## lagoon
==> flow/design.v (excerpt) <==
module alu #(parameter DATA_WIDTH = 32, OP = 3)
(
    input wire start,
    input wire clk,
    input wire reset_n,
    input wire [DATA_WIDTH - 1 : 0] A,
    input wire [DATA_WIDTH - 1 : 0] B,
    input wire [OP - 1 : 0] op,
    output reg [DATA_WIDTH - 1 : 0] result,
    output reg done
);
Size in the first run: ~3,400 cells after synthesis, about 66 flip-flops, about 100 I/O pins, ~24,000 µm² of cells after synthesis.
make LEC_CHECK=0 ABC_AREA=1 CAP_MARGIN=20 CORE_MARGIN=2 CORE_UTILIZATION=40 CTS_CLUSTER_DIAMETER=378 CTS_CLUSTER_SIZE=25 MAX_ROUTING_LAYER=met4 SLEW_MARGIN=20 finish   # period 9.5 ns
run.sh (not shown) runs the stock make flow with config.mk's settings and CLKGATE_MAP_FILE=.
lagoon ran to completion and came out clean on the timing, design-rule and antenna checks.
What zinc does differently from lagoon at the input level:
Settings: clearing CTS_CLUSTER_DIAMETER, which used to be 378; clearing CTS_CLUSTER_SIZE, which used to be 25; putting SETUP_SLACK_MARGIN at -0.04 where nothing was set; clearing ABC_AREA, which used to be 1; clearing MAX_ROUTING_LAYER, which used to be met4; putting CELL_PAD_IN_SITES_DETAIL_PLACEMENT at 2 where nothing was set; putting GPL_ROUTABILITY_DRIVEN at 0 where nothing was set.
## What came out
Where summed instance area of the synthesized netlist is concerned, lagoon is outperformed by zinc. lagoon → zinc: fraction of the mapped netlist area in adder cells went up, vertical die size went down, area fraction in and, or, nand and nor cells went down, die area went down. zinc failed in global routing (5_1_grt) with GRT-0116.
Edits applied to the flow inputs when going from zinc to juniper:
Settings: swapping 20 for 40 in SLEW_MARGIN; putting TNS_END_PERCENT at 85 where nothing was set; putting ABC_AREA at 1 where nothing was set; swapping 2 for 4 in CORE_MARGIN; putting CTS_CLUSTER_SIZE at 42 where nothing was set; putting MIN_ROUTING_LAYER at met2 where nothing was set; putting PLACE_DENSITY at 0.73 where nothing was set; putting CELL_PAD_IN_SITES_GLOBAL_PLACEMENT at 1 where nothing was set; swapping -0.04 for 0.27 in SETUP_SLACK_MARGIN; putting CORE_ASPECT_RATIO at 0.53 where nothing was set.
## What came out
FAIL for each of zinc and juniper
Stage in which a tool error killed zinc: global routing (5_1_grt).
The log for juniper ends in global routing (5_1_grt) with error GRT-0116, so the run never completed.
In the reports for zinc and juniper, the smaller area of the chip belongs to zinc.
Taking juniper as 1.0, zinc lands at 0.77 on yosys stat cell total.
Between zinc and juniper, the mean cell area of the mapped netlist is higher for zinc.
Measured against zinc, the chip area from the yosys synthesis statistics of juniper comes out at 1.09 times the reference value.
Taking zinc as the reference, in juniper floorplan net count increased 24%; HPWL after detailed placement decreased about 1.6%.
Changes observed in juniper relative to zinc: count of different cell masters after synthesis lost 29; synthesized cell count climbed 792.
Between zinc and juniper, the flow reports post-place instance area increasing by a little under 10%.
Across both runs, total instance count after detailed placement was higher for juniper than for zinc.

* * *

## run 1
Starting RTL as in the previous note.
// alu
module alu #(parameter DATA_WIDTH = 32, OP = 3)
(
    input wire start,
    input wire clk,
    input wire reset_n,
    input wire [DATA_WIDTH - 1 : 0] A,
    input wire [DATA_WIDTH - 1 : 0] B,
    input wire [OP - 1 : 0] op,
    output reg [DATA_WIDTH - 1 : 0] result,
    output reg done
);
clock: 9.5 ns
lec_check: 0
abc_area: 1
cap_margin: 20
core_margin: 2
core_utilization: 53
cts_cluster_diameter: 378
cts_cluster_size: 98
max_routing_layer: met4
place_density: 0.84
slew_margin: 20
--- input diff run 1..run 2 ---
==> flow/config.mk <==
export PLATFORM = sky130hd
export DESIGN_NAME = alu
export DESIGN_NICKNAME = alu
export VERILOG_FILES = /design/flow/design.v
export SDC_FILE = /design/flow/constraint.sdc
export NUM_CORES = 4
export LEC_CHECK = 0
export ABC_AREA = 1
export CAP_MARGIN = 20
export CELL_PAD_IN_SITES_DETAIL_PLACEMENT = 2
export CELL_PAD_IN_SITES_GLOBAL_PLACEMENT = 3
export CORE_MARGIN = 4
export CORE_UTILIZATION = 40
export CTS_CLUSTER_SIZE = 42
export GPL_ROUTABILITY_DRIVEN = 0
export MIN_ROUTING_LAYER = met2
export SETUP_SLACK_MARGIN = -0.04
export SLEW_MARGIN = 40
export TNS_END_PERCENT = 55
--- outcome ---
Compared run 1 against run 2; sequential share of layout area within noise.
Run 2 and run 1 ended up with roughly the same worst hold margin.
The final reports for run 2 and run 1 show met3 usage in global routing higher in the former.
Diff run 2 and run 1: horizontal die dimension lower in run 1
Run 1 went all the way through the flow, and no timing, DRC or antenna check failed.
Run 2: no failed stages, no open violations at the end
Between run 2 and run 1, total routed wire length on the met1 layer is higher for run 1, run 2 comes in under that.
[compare] base=run 1 new=run 2: post-synth net total neither gained nor lost much, full die area picked up an extra 36%, count of cell instances traversed by the critical path lost 1.
## Diff of input files: run 3 against run 2
==> flow/config.mk <==
export PLATFORM = sky130hd
export DESIGN_NAME = alu
export DESIGN_NICKNAME = alu
export VERILOG_FILES = /design/flow/design.v
export SDC_FILE = /design/flow/constraint.sdc
export NUM_CORES = 4
export LEC_CHECK = 0
export CAP_MARGIN = 20
export CORE_MARGIN = 2
export CORE_UTILIZATION = 40
export GPL_ROUTABILITY_DRIVEN = 0
export SETUP_SLACK_MARGIN = -0.04
export SLEW_MARGIN = 20
Results
- The post-synthesis instance area reported for run 3 is smaller than that of run 2 by about 8%.
- Run 3 completed; timing, DRC and antenna clean
- Compared to run 2, run 3 has final-layout non-clock buffer area share 1.4 points higher.
- Core footprint, run 2 and run 3, higher one = run 2.
- The insertion delay to the later sink of the worst-skew pair reported for run 3 is smaller than that of run 2 by 30 ps.
- Compared to run 2, run 3 has routed wire length on met2 35% lower.
- Taking run 2 over run 3, the synthesized cell count ratio works out to 1.3.
- Note that the tap cell instance count recorded for run 2 amounts to 1.11 times the value seen in run 3.
- Register fraction of the total cell area (lower): run 2

* * *

Starting RTL as in the previous note.
export LEC_CHECK = 0
export ABC_AREA = 1
export CAP_MARGIN = 20
export CORE_MARGIN = 2
export CORE_UTILIZATION = 46
export CTS_CLUSTER_DIAMETER = 378
export CTS_CLUSTER_SIZE = 99
export MAX_ROUTING_LAYER = met4
export SLEW_MARGIN = 20
export TNS_END_PERCENT = 40
create_clock -name core_clock -period 9.5 [get_ports {clk}]
The starting point completed without violations.
Edit:
==> flow/config.mk (replaced) <==
export PLATFORM = sky130hd
export DESIGN_NAME = alu
export DESIGN_NICKNAME = alu
export VERILOG_FILES = /design/flow/design.v
export SDC_FILE = /design/flow/constraint.sdc
export NUM_CORES = 4
export LEC_CHECK = 0
export CAP_MARGIN = 20
export CORE_MARGIN = 2
export CORE_UTILIZATION = 72
export CTS_CLUSTER_SIZE = 99
export SLEW_MARGIN = 20
==> flow/constraint.sdc (replaced) <==
create_clock -name core_clock -period 11.2 [get_ports {clk}]
set_input_delay 2.2400 -clock core_clock [delete_from_list [all_inputs] [get_ports {clk}]]
set_output_delay 2.2400 -clock core_clock [all_outputs]
set_load 0.01 [all_outputs]
Cell count goes down by 26%.
Wire length goes down by 1.4%.
Cell area goes down by 11%.
Global-route usage goes up by 22 points.
Synthesized cell count goes down by 23%.
Register-to-register slack gains 0.84 ns.
Edit:
--- a/flow/config.mk
+++ b/flow/config.mk
@@ -10,3 +10,5 @@
 export CORE_UTILIZATION = 72
-export CTS_CLUSTER_SIZE = 99
+export CTS_CLUSTER_DIAMETER = 343
+export PLACE_DENSITY = 0.65
+export SETUP_SLACK_MARGIN = 1.96
 export SLEW_MARGIN = 20
==> flow/constraint.sdc (replaced) <==
create_clock -name core_clock -period 6.65 [get_ports {clk}]
set_input_delay 1.3300 -clock core_clock [delete_from_list [all_inputs] [get_ports {clk}]]
set_output_delay 1.3300 -clock core_clock [all_outputs]
set_load 0.01 [all_outputs]
=> The new run never finished: it broke off in global routing (GRT-0116); area after synthesis is unchanged; synthesized cell count is unchanged; die area does not change.
Edit:
--- a/flow/config.mk
+++ b/flow/config.mk
@@ -10,5 +10,4 @@
 export CORE_UTILIZATION = 72
-export CTS_CLUSTER_DIAMETER = 343
-export PLACE_DENSITY = 0.65
-export SETUP_SLACK_MARGIN = 1.96
+export PLACE_DENSITY = 0.35
+export SETUP_SLACK_MARGIN = 1.98
 export SLEW_MARGIN = 20
Result: The changed run failed in clock tree synthesis. Die size is unchanged. Area after synthesis stays the same. Synthesized cell count is unchanged.

* * *

== epsilon ==
alu again, from the RTL that the note above started with.
make LEC_CHECK=0 ABC_AREA=1 CAP_MARGIN=20 CORE_MARGIN=2 CORE_UTILIZATION=70 CTS_CLUSTER_DIAMETER=378 CTS_CLUSTER_SIZE=100 MAX_ROUTING_LAYER=met4 SLEW_MARGIN=20 TNS_END_PERCENT=10 finish   # period 9.5 ns
epsilon ended with every stage complete and zero timing, DRC or antenna violations.
The following lists how delta was set up differently from epsilon:
# epsilon
export LEC_CHECK = 0
export ABC_AREA = 1
export CAP_MARGIN = 20
export CORE_MARGIN = 2
export CORE_UTILIZATION = 70
export CTS_CLUSTER_DIAMETER = 378
export CTS_CLUSTER_SIZE = 100
export MAX_ROUTING_LAYER = met4
export SLEW_MARGIN = 20
export TNS_END_PERCENT = 10
create_clock -name core_clock -period 9.5 [get_ports {clk}]
# delta
export LEC_CHECK = 0
export ABC_AREA = 1
export CAP_MARGIN = 20
export CELL_PAD_IN_SITES_DETAIL_PLACEMENT = 2
export CORE_MARGIN = 2
export CORE_UTILIZATION = 40
export CTS_CLUSTER_SIZE = 42
export GPL_ROUTABILITY_DRIVEN = 0
export HOLD_SLACK_MARGIN = 0.02
export SETUP_SLACK_MARGIN = -0.04
export SLEW_MARGIN = 20
create_clock -name core_clock -period 9.5 [get_ports {clk}]
==> results <==
- delta: cell area reported after detailed placement about 1.5% above epsilon
- On delta: effective utilization at floorplan is 31 points lower than what epsilon gave.
- Area share of fa/ha/maj cells after synthesis: delta vs epsilon identical
- What ended delta was a tool error in 5_1_grt; the run never finished.
- Summary of delta over epsilon: number of hold buffers added after CTS was more or less identical, maximum level of the CTS H-tree was more or less identical, mean instance size in the synthesized netlist was more or less identical.
- The die extent in x of delta exceeds that of epsilon by 32%.
- delta does worse than epsilon on worst setup timing slack at the placement stage.
- As far as post-synthesis net count goes, epsilon and delta are indistinguishable; the numbers are identical.
- Tally of unique sky130hd cells used after synthesis delta (delta -> epsilon): insignificant
- In the metrics for epsilon and delta, the one carrying the lower total of cells resized after clock tree synthesis is epsilon.

* * *

Setup of the previous run:
alu again, from the RTL that the note above started with.
clock: 8.39 ns
lec_check: 0
abc_area: 0
cap_margin: 20
core_aspect_ratio: 0.96
core_margin: 2
core_utilization: 68
cts_cluster_size: 29
hold_slack_margin: -0.1
slew_margin: 10
tns_end_percent: 5
What the final checks of the previous run revealed, after a flow that finished every stage, was a layout that fails on negative setup slack.
--- input diff the previous run..the current run ---
- CORE_ASPECT_RATIO: 0.96 -> unset
- CTS_CLUSTER_SIZE: 29 -> unset
- SLEW_MARGIN: 10 -> 20
- CORE_UTILIZATION: 68 -> 45
- HOLD_SLACK_MARGIN: -0.1 -> unset
- TNS_END_PERCENT: 5 -> unset
- ABC_AREA: 0 -> unset
- the clock period (ns, I/O delays scaled along): 8.39 -> 9.23
Results
- First-iteration DRC count, the current run vs the previous run: down by more than half
- The current run: flow completed, timing, DRC and antenna clean
- The previous run → the current run: wire length shows a reduction of 10%, number of detailed-route iterations in the first pass lost 12.
- On register-to-register path setup slack, the current run does better than the previous run.
- Die size: the current run > the previous run

* * *

== run A ==
Starting RTL as in the previous note.
export LEC_CHECK = 0
export ABC_AREA = 0
export CAP_MARGIN = 20
export CORE_ASPECT_RATIO = 0.96
export CORE_MARGIN = 2
export CORE_UTILIZATION = 60
export CTS_CLUSTER_SIZE = 29
export GPL_ROUTABILITY_DRIVEN = 0
export MAX_ROUTING_LAYER = met4
export PLACE_DENSITY_LB_ADDON = 0.07
export SLEW_MARGIN = 10
export TNS_END_PERCENT = 30
create_clock -name core_clock -period 12.4 [get_ports {clk}]
Run A: full flow OK, the timing, design-rule and antenna checks passed
Input changes introduced in run B (baseline for comparison: run A):
--- a/flow/config.mk
+++ b/flow/config.mk
@@ -10,9 +10,8 @@
 export CORE_ASPECT_RATIO = 0.96
 export CORE_MARGIN = 2
-export CORE_UTILIZATION = 60
+export CORE_UTILIZATION = 58
 export CTS_CLUSTER_SIZE = 29
-export GPL_ROUTABILITY_DRIVEN = 0
-export MAX_ROUTING_LAYER = met4
-export PLACE_DENSITY_LB_ADDON = 0.07
+export HOLD_SLACK_MARGIN = -0.02
+export PLACE_DENSITY = 0.6
+export SETUP_SLACK_MARGIN = -0.48
 export SLEW_MARGIN = 10
-export TNS_END_PERCENT = 30
==> flow/constraint.sdc <==
create_clock -name core_clock -period 7.68 [get_ports {clk}]
set_input_delay 1.5360 -clock core_clock [delete_from_list [all_inputs] [get_ports {clk}]]
set_output_delay 1.5360 -clock core_clock [all_outputs]
set_load 0.01 [all_outputs]
[summary]
Status | run B and run A | clean except run B
Ran to the end and failed final checks on negative setup slack: run B.
As of run B, routed wire length on met3 had risen by more than 10% compared to run A.
Going from run A to run B, number of antenna violations at the first check in global routing grows by 3.
Compared with run A, in run B global-route usage higher, setup violation total in the final timing report higher.
The inputs of run C differ from those of run B as listed below.
==> flow/config.mk <==
export PLATFORM = sky130hd
export DESIGN_NAME = alu
export DESIGN_NICKNAME = alu
export VERILOG_FILES = /design/flow/design.v
export SDC_FILE = /design/flow/constraint.sdc
export NUM_CORES = 4
export LEC_CHECK = 0
export CAP_MARGIN = 20
export CORE_MARGIN = 2
export CORE_UTILIZATION = 66
export SLEW_MARGIN = 20
==> flow/constraint.sdc <==
create_clock -name core_clock -period 7.78 [get_ports {clk}]
set_input_delay 1.5560 -clock core_clock [delete_from_list [all_inputs] [get_ports {clk}]]
set_output_delay 1.5560 -clock core_clock [all_outputs]
set_load 0.01 [all_outputs]
Findings:
Run C: GRT-0116 in global routing -> run aborted
Changes observed in run C relative to run B: floorplan die width saw a decrease, net count entering floorplan level, detailed placer's ending HPWL level.
On placement-stage cell area, run C tracks run B almost exactly.
The post-synthesis cell type count was comparable across run C and run B.
Post-cts resize count, run C and run B, lower one = run B.
Relative to run C, the following input files were edited for run D:
--- a/flow/config.mk
+++ b/flow/config.mk
@@ -8,4 +8,5 @@
 export CAP_MARGIN = 20
 export CORE_MARGIN = 2
-export CORE_UTILIZATION = 66
+export CORE_UTILIZATION = 63
+export SETUP_SLACK_MARGIN = 1.48
 export SLEW_MARGIN = 20
==> flow/constraint.sdc <==
create_clock -name core_clock -period 6.65 [get_ports {clk}]
set_input_delay 1.3300 -clock core_clock [delete_from_list [all_inputs] [get_ports {clk}]]
set_output_delay 1.3300 -clock core_clock [all_outputs]
set_load 0.01 [all_outputs]
## What came out
Run D never completed, since it errored out during global routing. Between run C and run D, chip height increased. Looking only at worst setup timing slack at the placement stage, and setting everything else aside, the higher value of run C and run D goes to run C. In run D relative to run C, number of setup buffers added after CTS had gone down by more than 10%. As of run D, post-cts repair resize count had fallen by more than 10% compared to run C. Synthesized area divided by synthesized cell count: run C vs run D identical. Run D vs run C — chip area rose 1600 sq um. Diff run C -> run D | floorplan core density | decrease of 3.4 points. Run D against run C; routability congestion estimate is up by a few percent. [compare] base=run C new=run D: core footprint picked up an extra about 5.4%, total instance count after detailed placement picked up an extra 1.4%.
